==> inputs of lagoon <==
==> flow/design.v (excerpt) <==
module usb_top_level(
    input logic clk,
    input logic n_rst,
    input logic hsel,
    input logic [3:0] haddr,
    input logic [1:0] htrans,
    input logic  [1:0] hsize,
    input logic hwrite,
    input logic [31:0] hwdata,
    output logic [31:0] hrdata,
    output logic hresp,
    output logic hready,
    output logic d_mode,
    input logic d_plus_in,
    input logic d_minus_in,
    output logic d_plus_out,
    output logic d_minus_out,
    output logic [6:0] buffer_occupancy,
    output logic get_rx_data,
    output logic [3:0] tx_packet,
    output logic tx_transfer_active
);
Settings: LEC_CHECK=0, ABC_AREA=1, CAP_MARGIN=0, CORE_ASPECT_RATIO=0.52, CORE_MARGIN=2, CORE_UTILIZATION=40, CTS_CLUSTER_SIZE=68, GPL_ROUTABILITY_DRIVEN=0, GPL_TIMING_DRIVEN=1, HOLD_SLACK_MARGIN=0.04, MAX_ROUTING_LAYER=met4, PLACE_DENSITY_LB_ADDON=0.29, SETUP_SLACK_MARGIN=0.19, SLEW_MARGIN=40, TNS_END_PERCENT=35; clock period 3.92 ns.
run.sh (not shown) runs the stock make flow with config.mk's settings and CLKGATE_MAP_FILE=.
==> inputs of quartz, as changes to lagoon <==
==> flow/config.mk (replaced) <==
export PLATFORM = sky130hd
export DESIGN_NAME = usb_top_level
export DESIGN_NICKNAME = usb_top_level
export VERILOG_FILES = /design/flow/design.v
export SDC_FILE = /design/flow/constraint.sdc
export NUM_CORES = 4
export LEC_CHECK = 0
export CAP_MARGIN = 20
export CORE_MARGIN = 2
export CORE_UTILIZATION = 45
export SETUP_SLACK_MARGIN = -0.3
export SLEW_MARGIN = 20
==> flow/constraint.sdc (replaced) <==
create_clock -name core_clock -period 6.66 [get_ports {clk}]
set_input_delay 1.3320 -clock core_clock [delete_from_list [all_inputs] [get_ports {clk}]]
set_output_delay 1.3320 -clock core_clock [all_outputs]
set_load 0.01 [all_outputs]
==> qor summary <==
Setup repair after global routing missed its margin: lagoon true; quartz false
Power drawn by the combinational cells: lagoon 0.00575 W; quartz 0.00377 W
Highest signal layer in the routed design: lagoon met4; quartz met5
Final hold slack: lagoon 0.104 ns; quartz 0.347 ns
Slew at the pin with the worst max-slew slack: lagoon 0.933 ns; quartz 1.25 ns
CP max stage delay: lagoon 0.42 ns; quartz 0.88 ns
Placement row count: lagoon 86; quartz 110
Type of the worst setup path: lagoon reg2reg; quartz reg2out
Vias in the first global route: lagoon 36588; quartz 33731
Least setup slack across all paths after layout: lagoon 0.227 ns; quartz 0.907 ns
R2r worst-path depth: lagoon 18; quartz 11
Die width: lagoon 456 um; quartz 305 um
Clock transition at the registers of the reported paths: lagoon 0.08 ns; quartz 0.06 ns
Run status: lagoon timing/DRC/antenna clean; quartz timing/DRC/antenna clean
Worst-case vdd ir drop: lagoon 0.296 mV; quartz 0.208 mV
Compound-cell area share of the yosys netlist: lagoon 14.3%; quartz 17.8%
Final net count: lagoon 5771; quartz 4663
Sequential power: lagoon 0.0103 W; quartz 0.00618 W
Count of filler cells inserted in the layout: lagoon 10416; quartz 8360
Wire length on met3: lagoon 34.7 mm; quartz 16.1 mm
Sort of element at the end of the critical path: lagoon flip-flop; quartz primary output
Clk pwr share: lagoon 32.2%; quartz 34.9%
GR met3 Demand/Resource: lagoon 20.4%; quartz 7.72%
Effective utilization at floorplan: lagoon 40.2%; quartz 45.3%
Register-to-register path setup slack: lagoon 0.23 ns; quartz 1.87 ns
Global-route wire length before repair: lagoon 247 mm; quartz 233 mm
Capturing element of the worst setup path: lagoon TRANSMITTER.pts_sr_8_lsb.CORE.parallel_out[0]$_DFFE_PN1P_; quartz buffer_occupancy[6]

========
==> 12-03: inputs <==
usb_top_level again, from the RTL that the note above started with.
Settings: LEC_CHECK=0, CAP_MARGIN=20, CORE_MARGIN=2, CORE_UTILIZATION=72, CTS_CLUSTER_DIAMETER=355, CTS_CLUSTER_SIZE=20, PLACE_DENSITY_LB_ADDON=0.22, SETUP_SLACK_MARGIN=1.1, SLEW_MARGIN=20; clock period 3.7 ns.
==> 07-17: changes against 12-03 <==
==> flow/config.mk (replaced) <==
export PLATFORM = sky130hd
export DESIGN_NAME = usb_top_level
export DESIGN_NICKNAME = usb_top_level
export VERILOG_FILES = /design/flow/design.v
export SDC_FILE = /design/flow/constraint.sdc
export NUM_CORES = 4
export LEC_CHECK = 0
export CAP_MARGIN = 0
export CORE_MARGIN = 2
export CORE_UTILIZATION = 66
export HOLD_SLACK_MARGIN = 0.29
export SETUP_SLACK_MARGIN = 0.1
export SLEW_MARGIN = 20
==> 09-07: changes against 12-03 <==
==> flow/config.mk (replaced) <==
export PLATFORM = sky130hd
export DESIGN_NAME = usb_top_level
export DESIGN_NICKNAME = usb_top_level
export VERILOG_FILES = /design/flow/design.v
export SDC_FILE = /design/flow/constraint.sdc
export NUM_CORES = 4
export LEC_CHECK = 0
export CAP_MARGIN = 20
export CORE_MARGIN = 2
export CORE_UTILIZATION = 57
export SLEW_MARGIN = 20
==> flow/constraint.sdc (replaced) <==
create_clock -name core_clock -period 4.52 [get_ports {clk}]
set_input_delay 0.9040 -clock core_clock [delete_from_list [all_inputs] [get_ports {clk}]]
set_output_delay 0.9040 -clock core_clock [all_outputs]
set_load 0.01 [all_outputs]
==> summary of the runs <==
Between 07-17 and 09-07, the lower non-clock buffer count is in 09-07 (gap 198).
07-17 ran to the end with violations: setup timing. 12-03 did not get past global routing (GRT-0232). 09-07 finished clean.
Between 07-17 and 09-07, the lower sequential share of layout area is in 07-17 (gap 1.6 points).
Flip-flop count is the same in 07-17 and 09-07.
In count of clock-buffer cells in the layout, 07-17 and 09-07 do not differ.
Of 07-17 and 09-07, 07-17 has the higher total power (gap about 27%, measured against 09-07).
Between 07-17 and 09-07, the lower cell count is in 09-07 (gap about 0.7%, measured against 09-07).
No activity file was given, so power comes from the tool's default toggle rates.
